==> flow/design.v (excerpt) <==
module AXIS_FIR_v1_0 # 
    (
        parameter integer C_S_AXIS_TDATA_WIDTH	= 16,
        parameter integer C_M_AXIS_TDATA_WIDTH	= 32,
        parameter integer C_M_AXIS_START_COUNT	= 32
    )
    (
        input wire [3:0] s_axis_tkeep,
        output wire [3:0] m_axis_tkeep,
        input wire  s_axis_aclk,
        input wire  s_axis_aresetn,
        output wire  s_axis_tready,
        input wire [C_S_AXIS_TDATA_WIDTH-1 : 0] s_axis_tdata,
        input wire [(C_S_AXIS_TDATA_WIDTH/8)-1 : 0] s_axis_tstrb,
        input wire  s_axis_tlast,
        input wire  s_axis_tvalid,
        input wire  m_axis_aclk,
        input wire  m_axis_aresetn,
        output wire  m_axis_tvalid,
        output wire [C_M_AXIS_TDATA_WIDTH-1 : 0] m_axis_tdata,
        output wire [(C_M_AXIS_TDATA_WIDTH/8)-1 : 0] m_axis_tstrb,
        output wire  m_axis_tlast,
        input wire  m_axis_tready
    );
Size: roughly 7400 cells after synthesis, about 720 flip-flops, roughly 72 I/O pins, about 0.081 mm^2 of cells after synthesis.
export LEC_CHECK = 0
export CAP_MARGIN = 20
export CELL_PAD_IN_SITES_GLOBAL_PLACEMENT = 1
export CORE_ASPECT_RATIO = 1.33
export CORE_MARGIN = 9
export CORE_UTILIZATION = 17
export GPL_ROUTABILITY_DRIVEN = 1
export GPL_TIMING_DRIVEN = 1
export SLEW_MARGIN = 20
export TNS_END_PERCENT = 65
create_clock -name core_clock -period 6.23 [get_ports {s_axis_aclk}]
run.sh (not shown) runs the stock make flow with config.mk's settings and CLKGATE_MAP_FILE=.
The starting point completed, yet does not pass: negative setup slack.
==> next run, changes <==
Settings changed: CELL_PAD_IN_SITES_GLOBAL_PLACEMENT 1 to default, CORE_ASPECT_RATIO 1.33 to default, CORE_MARGIN 9 to 2, CORE_UTILIZATION 17 to 40, GPL_ROUTABILITY_DRIVEN 1 to default, GPL_TIMING_DRIVEN 1 to default, TNS_END_PERCENT 65 to default.
Clock period 6.23 ns to 7.24 ns, I/O delays scaled along.
Effect: With this change the flow finished with timing, DRC and antenna clean; register-to-register slack gets better by 330 ps; count of clock-buffer cells in the layout grows by 3; design area fell by 8.3%; die size shrinks by 59%; via count decreases by 1.8%.

AXIS_FIR_v1_0 again, from the RTL that the note above started with.
export LEC_CHECK = 0
export CAP_MARGIN = 5
export CELL_PAD_IN_SITES_DETAIL_PLACEMENT = 2
export CELL_PAD_IN_SITES_GLOBAL_PLACEMENT = 3
export CORE_ASPECT_RATIO = 0.87
export CORE_MARGIN = 5
export CORE_UTILIZATION = 40
export GPL_ROUTABILITY_DRIVEN = 0
export GPL_TIMING_DRIVEN = 0
export MAX_ROUTING_LAYER = met4
export MIN_ROUTING_LAYER = met2
export PLACE_DENSITY_LB_ADDON = 0.03
export SLEW_MARGIN = 35
create_clock -name core_clock -period 8.96 [get_ports {s_axis_aclk}]
The baseline completed without violations.
Change:
==> flow/config.mk (replaced) <==
export PLATFORM = sky130hd
export DESIGN_NAME = AXIS_FIR_v1_0
export DESIGN_NICKNAME = AXIS_FIR_v1_0
export VERILOG_FILES = /design/flow/design.v
export SDC_FILE = /design/flow/constraint.sdc
export NUM_CORES = 4
export LEC_CHECK = 0
export CAP_MARGIN = 20
export CORE_MARGIN = 2
export CORE_UTILIZATION = 40
export SLEW_MARGIN = 20
==> flow/constraint.sdc (replaced) <==
create_clock -name core_clock -period 7.38 [get_ports {s_axis_aclk}]
set_input_delay 1.4760 -clock core_clock [delete_from_list [all_inputs] [get_ports {s_axis_aclk}]]
set_output_delay 1.4760 -clock core_clock [all_outputs]
set_load 0.01 [all_outputs]
Worst setup slack is worse by 0.87 ns.
Final area drops by 0.82%.
Count of clock-buffer cells in the layout falls by 14.
Routed wire length went down by 24%.
Change:
--- a/flow/config.mk
+++ b/flow/config.mk
@@ -7,5 +7,7 @@
 export LEC_CHECK = 0
+export ABC_AREA = 1
 export CAP_MARGIN = 20
 export CORE_MARGIN = 2
-export CORE_UTILIZATION = 40
+export CORE_UTILIZATION = 72
+export PLACE_DENSITY_LB_ADDON = 0.02
 export SLEW_MARGIN = 20
==> flow/constraint.sdc (replaced) <==
create_clock -name core_clock -period 5.49 [get_ports {s_axis_aclk}]
set_input_delay 1.0980 -clock core_clock [delete_from_list [all_inputs] [get_ports {s_axis_aclk}]]
set_output_delay 1.0980 -clock core_clock [all_outputs]
set_load 0.01 [all_outputs]
With this change the flow produced a layout that fails on negative setup slack.
Design area increases by 8.6%.
Register-to-register slack is worse by 0.36 ns.
Sequential cell count is unchanged.
Synthesized area increases by 8.2%.
Change:
--- a/flow/config.mk
+++ b/flow/config.mk
@@ -7,7 +7,5 @@
 export LEC_CHECK = 0
-export ABC_AREA = 1
 export CAP_MARGIN = 20
 export CORE_MARGIN = 2
-export CORE_UTILIZATION = 72
-export PLACE_DENSITY_LB_ADDON = 0.02
+export CORE_UTILIZATION = 40
 export SLEW_MARGIN = 20
==> flow/constraint.sdc (replaced) <==
create_clock -name core_clock -period 8.0 [get_ports {s_axis_aclk}]
set_input_delay 1.6000 -clock core_clock [delete_from_list [all_inputs] [get_ports {s_axis_aclk}]]
set_output_delay 1.6000 -clock core_clock [all_outputs]
set_load 0.01 [all_outputs]
This time the run went through all stages and came out clean; clock skew is higher by 0.030 ns; core utilization is lower by 35 points; non-clock buffer count is lower by 230; die area is higher by 66%; critical path depth stays the same; via count is lower by 26%; fmax is lower by 24%.

Starting RTL as in the previous note.
clock: 6.8 ns
lec_check: 0
cap_margin: 15
core_margin: 2
core_utilization: 72
cts_cluster_diameter: 28
cts_cluster_size: 44
hold_slack_margin: -0.08
setup_slack_margin: 1.64
slew_margin: 20
Change:
CAP_MARGIN = 20   (was 15)
CTS_CLUSTER_DIAMETER = unset   (was 28)
CTS_CLUSTER_SIZE = unset   (was 44)
HOLD_SLACK_MARGIN = unset   (was -0.08)
PLACE_DENSITY = 0.64   (was unset)
SETUP_SLACK_MARGIN = unset   (was 1.64)
clock period = 5.35 ns   (was 6.8 ns; I/O delays follow)
After rerunning: With this change the flow finished but failed the layout checks on negative setup slack; cell area came out lower slightly; routed wire length came out lower by a few percent; cell count came out higher slightly; clock skew came out lower by 0.037 ns; die size does not change; maximum frequency came out higher by a few percent; synthesized area does not change; worst setup slack got worse by 1.1 ns; count of clock-buffer cells in the layout came out lower by 108.
Change:
CAP_MARGIN = 15   (was 20)
SETUP_SLACK_MARGIN = -0.3   (was unset)
=>
- The changed run completed, yet does not pass: negative setup slack
- flip-flop count does not change
- setup slack is better by 0.13 ns
- via count decreases by 3.2%
- global-route usage decreases by 0.95 points
- utilization decreases by 2.2 points
- routed wire length decreases by 6.8%
Change:
ABC_AREA = 1   (was unset)
CAP_MARGIN = 0   (was 15)
PLACE_DENSITY = 0.41   (was 0.64)
SETUP_SLACK_MARGIN = unset   (was -0.3)
clock period = 4.66 ns   (was 5.35 ns; I/O delays follow)
Effect: Now the flow ended with an error in global routing (GRT-0232); area after synthesis climbs by a little under a tenth; die area climbs by a little under a tenth; synthesized cell count climbs by a quarter to a third.

AXIS_FIR_v1_0 again, from the RTL that the note above started with.
Design AXIS_FIR_v1_0, start of the top module:
module AXIS_FIR_v1_0 # 
    (
        parameter integer C_S_AXIS_TDATA_WIDTH	= 16,
        parameter integer C_M_AXIS_TDATA_WIDTH	= 32,
        parameter integer C_M_AXIS_START_COUNT	= 32
    )
    (
        input wire [3:0] s_axis_tkeep,
        output wire [3:0] m_axis_tkeep,
        input wire  s_axis_aclk,
        input wire  s_axis_aresetn,
        output wire  s_axis_tready,
        input wire [C_S_AXIS_TDATA_WIDTH-1 : 0] s_axis_tdata,
        input wire [(C_S_AXIS_TDATA_WIDTH/8)-1 : 0] s_axis_tstrb,
        input wire  s_axis_tlast,
        input wire  s_axis_tvalid,
        input wire  m_axis_aclk,
        input wire  m_axis_aresetn,
        output wire  m_axis_tvalid,
        output wire [C_M_AXIS_TDATA_WIDTH-1 : 0] m_axis_tdata,
        output wire [(C_M_AXIS_TDATA_WIDTH/8)-1 : 0] m_axis_tstrb,
        output wire  m_axis_tlast,
        input wire  m_axis_tready
    );
    wire [C_S_AXIS_TDATA_WIDTH-1 : 0] fir_data_in;
    wire [C_M_AXIS_TDATA_WIDTH-1 : 0] fir_data_out;
    wire enable_fir;
    AXIS_FIR_v1_0_S_AXIS # ( 
        .C_S_AXIS_TDATA_WIDTH(C_S_AXIS_TDATA_WIDTH)
    ) AXIS_FIR_v1_0_S_AXIS_inst (
        .s_axis_tkeep(s_axis_tkeep),
        .enable_fir(enable_fir),
        .fir_data_in(fir_data_in),
        .S_AXIS_ACLK(s_axis_aclk),
        .S_AXIS_ARESETN(s_axis_aresetn),
        .S_AXIS_TREADY(s_axis_tready),
        .S_AXIS_TDATA(s_axis_tdata),
        .S_AXIS_TSTRB(s_axis_tstrb),
        .S_AXIS_TLAST(s_axis_tlast),
        .S_AXIS_TVALID(s_axis_tvalid)
    );
    AXIS_FIR_v1_0_M_AXIS # ( 
        .C_M_AXIS_TDATA_WIDTH(C_M_AXIS_TDATA_WIDTH),
        .C_M_START_COUNT(C_M_AXIS_START_COUNT)
  ...
export LEC_CHECK = 0
export CAP_MARGIN = 20
export CORE_MARGIN = 2
export CORE_UTILIZATION = 72
export CTS_CLUSTER_SIZE = 95
export PLACE_DENSITY = 0.43
export SETUP_SLACK_MARGIN = 1.43
export SLEW_MARGIN = 20
create_clock -name core_clock -period 5.13 [get_ports {s_axis_aclk}]
The baseline finished but failed the layout checks on negative setup slack.
Change:
Settings changed: CORE_ASPECT_RATIO set to 0.69, CTS_CLUSTER_DIAMETER set to 85, CTS_CLUSTER_SIZE 95 to unset, PLACE_DENSITY 0.43 to unset, PLACE_DENSITY_LB_ADDON set to 0.0, SETUP_SLACK_MARGIN 1.43 to 0.69.
What happened: The changed run ran to the end with violations: negative setup slack; utilization grows by 1.8 points; synthesized area does not change; via count grows by roughly a tenth; worst setup slack loses 1.0 ns; clock-buffer cell count shrinks by 12.
Change:
Settings changed: CORE_ASPECT_RATIO 0.69 to unset, CORE_UTILIZATION 72 to 12, CTS_CLUSTER_DIAMETER 85 to unset, PLACE_DENSITY_LB_ADDON 0.0 to unset, SETUP_SLACK_MARGIN 0.69 to unset.
Clock period 5.13 ns to 9.06 ns, I/O delays scaled along.
Now the flow finished with timing, DRC and antenna clean.
Clock skew falls by 0.015 ns.
Cell area falls by 4.9%.
Synthesized cell count is unchanged.
Worst setup slack improves by 4.4 ns.
Flip-flop count stays the same.
Count of clock-buffer cells in the layout rises by 10.
Sequential share of layout area rises by 1.1 points.
Change:
Settings changed: ABC_AREA set to 1, CORE_UTILIZATION 12 to 40, SETUP_SLACK_MARGIN set to -0.36.
Clock period 9.06 ns to 8.0 ns, I/O delays scaled along.
Outcome:
- design area falls slightly
- worst setup slack gets worse by 0.13 ns
- register-to-register slack degrades by 0.13 ns
- first-iteration DRC count rises by about a fifth
- global-route usage rose by 17 points

## try-willow
AXIS_FIR_v1_0 again, from the RTL that the note above started with.
export LEC_CHECK = 0
export ABC_AREA = 1
export CAP_MARGIN = 15
export CELL_PAD_IN_SITES_GLOBAL_PLACEMENT = 1
export CORE_ASPECT_RATIO = 1.33
export CORE_MARGIN = 9
export CORE_UTILIZATION = 17
export GPL_ROUTABILITY_DRIVEN = 0
export GPL_TIMING_DRIVEN = 1
export MAX_ROUTING_LAYER = met4
export MIN_ROUTING_LAYER = met2
export PLACE_DENSITY_LB_ADDON = 0.2
export SETUP_SLACK_MARGIN = 0.71
export SLEW_MARGIN = 20
export TNS_END_PERCENT = 65
create_clock -name core_clock -period 6.23 [get_ports {s_axis_aclk}]
Inputs modified between try-willow and try-xenon:
- SETUP_SLACK_MARGIN no longer set, was 0.71
- TNS_END_PERCENT no longer set, was 65
- MAX_ROUTING_LAYER no longer set, was met4
- CORE_UTILIZATION now 72, was 17
- ABC_AREA no longer set, was 1
- MIN_ROUTING_LAYER no longer set, was met2
- CORE_ASPECT_RATIO no longer set, was 1.33
- CAP_MARGIN now 20, was 15
- GPL_ROUTABILITY_DRIVEN no longer set, was 0
- GPL_TIMING_DRIVEN no longer set, was 1
- CELL_PAD_IN_SITES_GLOBAL_PLACEMENT no longer set, was 1
- PLACE_DENSITY_LB_ADDON no longer set, was 0.2
- CORE_MARGIN now 2, was 9
- the clock period (ns, I/O delays scaled along) now 5.21, was 6.23
Findings:
- [flow] try-xenon | stages: complete | final checks: fail | reason: setup timing
- Sort try-willow and try-xenon by aggregate negative setup slack desc -> top: try-willow
- try-xenon: area after synthesis 6600 sq um below try-willow
- As of try-xenon, first-pass GRT wire length had fallen by more than a quarter compared to try-willow.
- Floorplan row count ends up higher on try-willow.
- On global-route met3 utilization: try-xenon sits below try-willow.
- Register area share after synthesis (try-xenon over try-willow): increase, 1.9 points
- Highest metal layer used by the detailed router: met4 -> try-willow, met5 -> try-xenon
- The total clock buffers created by CTS of try-xenon falls short of that of try-willow by 13.
- try-xenon vs try-willow: design area down by a few percent
- On adder and majority gate portion of the synthesized area, the higher figure sits with try-xenon, not try-willow.
- try-xenon vs try-willow on global-route met2 utilization: try-xenon is the higher one.
- For the non-clock buffer count, try-xenon came in about 200% higher than try-willow did.
> inputs changed (try-xenon -> try-nickel)
- swapping 72 for 31 in CORE_UTILIZATION
- swapping 5.21 for 7.38 in the clock period (ns, I/O delays scaled along)
### Flow results
try-nickel finished all stages; the layout is clean. try-nickel vs try-xenon — cell count rose about 12%. Post-layout period usage of the worst path for try-nickel: 29 points down relative to try-xenon. Compared with try-xenon, try-nickel shows first-pass GRT wire length lower by 30000 um. try-nickel — area overhead of the layout relative to synthesis 9.6 points lower, try-xenon as reference. Delta (try-nickel minus try-xenon): number of tap instances went up 1996; met1 track demand over resource in global routing went down 29 points; depth of the most critical reg-to-reg path went up about 5%; wire length the detailed router placed on met1 went up 3.8%. Row data arrival time of the critical path: try-nickel higher / try-xenon lower. Of try-xenon and try-nickel, try-xenon shows the higher fraction of area in non-clock buffers, with try-nickel below it.

Starting RTL as in the previous note.
Settings: LEC_CHECK=0, CAP_MARGIN=20, CORE_MARGIN=2, CORE_UTILIZATION=72, CTS_CLUSTER_SIZE=14, PLACE_DENSITY_LB_ADDON=0.28, SETUP_SLACK_MARGIN=-0.43, SLEW_MARGIN=20; clock period 6.19 ns.
The first run ran to the end with violations: negative setup slack.
Change:
--- a/flow/config.mk
+++ b/flow/config.mk
@@ -10,5 +10,6 @@
 export CORE_UTILIZATION = 72
+export CTS_CLUSTER_DIAMETER = 28
 export CTS_CLUSTER_SIZE = 14
 export PLACE_DENSITY_LB_ADDON = 0.28
-export SETUP_SLACK_MARGIN = -0.43
+export SETUP_SLACK_MARGIN = 1.95
 export SLEW_MARGIN = 20
==> flow/constraint.sdc (replaced) <==
create_clock -name core_clock -period 6.66 [get_ports {s_axis_aclk}]
set_input_delay 1.3320 -clock core_clock [delete_from_list [all_inputs] [get_ports {s_axis_aclk}]]
set_output_delay 1.3320 -clock core_clock [all_outputs]
set_load 0.01 [all_outputs]
Effect: The new run ran to the end with violations: negative setup slack; hold slack hardly moves; fmax fell by about a fifth; worst setup slack gets worse by 0.73 ns; non-clock buffer count rose by 323; global-route usage rose by 6.2 points; area after synthesis is unchanged.

AXIS_FIR_v1_0 again, from the RTL that the note above started with.
// AXIS_FIR_v1_0
module AXIS_FIR_v1_0 # 
    (
        parameter integer C_S_AXIS_TDATA_WIDTH	= 16,
        parameter integer C_M_AXIS_TDATA_WIDTH	= 32,
        parameter integer C_M_AXIS_START_COUNT	= 32
    )
    (
        input wire [3:0] s_axis_tkeep,
        output wire [3:0] m_axis_tkeep,
        input wire  s_axis_aclk,
        input wire  s_axis_aresetn,
        output wire  s_axis_tready,
        input wire [C_S_AXIS_TDATA_WIDTH-1 : 0] s_axis_tdata,
        input wire [(C_S_AXIS_TDATA_WIDTH/8)-1 : 0] s_axis_tstrb,
        input wire  s_axis_tlast,
        input wire  s_axis_tvalid,
        input wire  m_axis_aclk,
        input wire  m_axis_aresetn,
        output wire  m_axis_tvalid,
        output wire [C_M_AXIS_TDATA_WIDTH-1 : 0] m_axis_tdata,
        output wire [(C_M_AXIS_TDATA_WIDTH/8)-1 : 0] m_axis_tstrb,
        output wire  m_axis_tlast,
        input wire  m_axis_tready
    );
Settings: LEC_CHECK=0, ABC_AREA=1, CAP_MARGIN=20, CORE_MARGIN=2, CORE_UTILIZATION=72, MAX_ROUTING_LAYER=met4, PLACE_DENSITY_LB_ADDON=0.02, SETUP_SLACK_MARGIN=1.61, SLEW_MARGIN=20; clock period 5.49 ns.
The first run completed and failed the layout checks on negative setup slack.
Rerun with:
MAX_ROUTING_LAYER = default   (was met4)
SETUP_SLACK_MARGIN = 1.28   (was 1.61)
clock period = 4.35 ns   (was 5.49 ns; I/O delays follow)
Now the flow failed in global routing with GRT-0116.
Die area is unchanged.
Synthesized area does not change.
Synthesized cell count is unchanged.
Rerun with:
ABC_AREA = default   (was 1)
CORE_UTILIZATION = 64   (was 72)
PLACE_DENSITY_LB_ADDON = default   (was 0.02)
SETUP_SLACK_MARGIN = default   (was 1.28)
clock period = 5.96 ns   (was 4.35 ns; I/O delays follow)
The new run ran to the end with violations: negative setup slack.
Synthesized cell count is lower by 23%.
Synthesized area is lower by about 8%.
Die area is higher by 3.9%.
Rerun with:
CORE_UTILIZATION = 72   (was 64)
CTS_CLUSTER_SIZE = 14   (was default)
PLACE_DENSITY_LB_ADDON = 0.28   (was default)
clock period = 6.66 ns   (was 5.96 ns; I/O delays follow)
This time the run finished clean.
Setup slack improved by 0.36 ns.
Global-route usage goes up by 3.5 points.
Final area is lower by 4.0%.
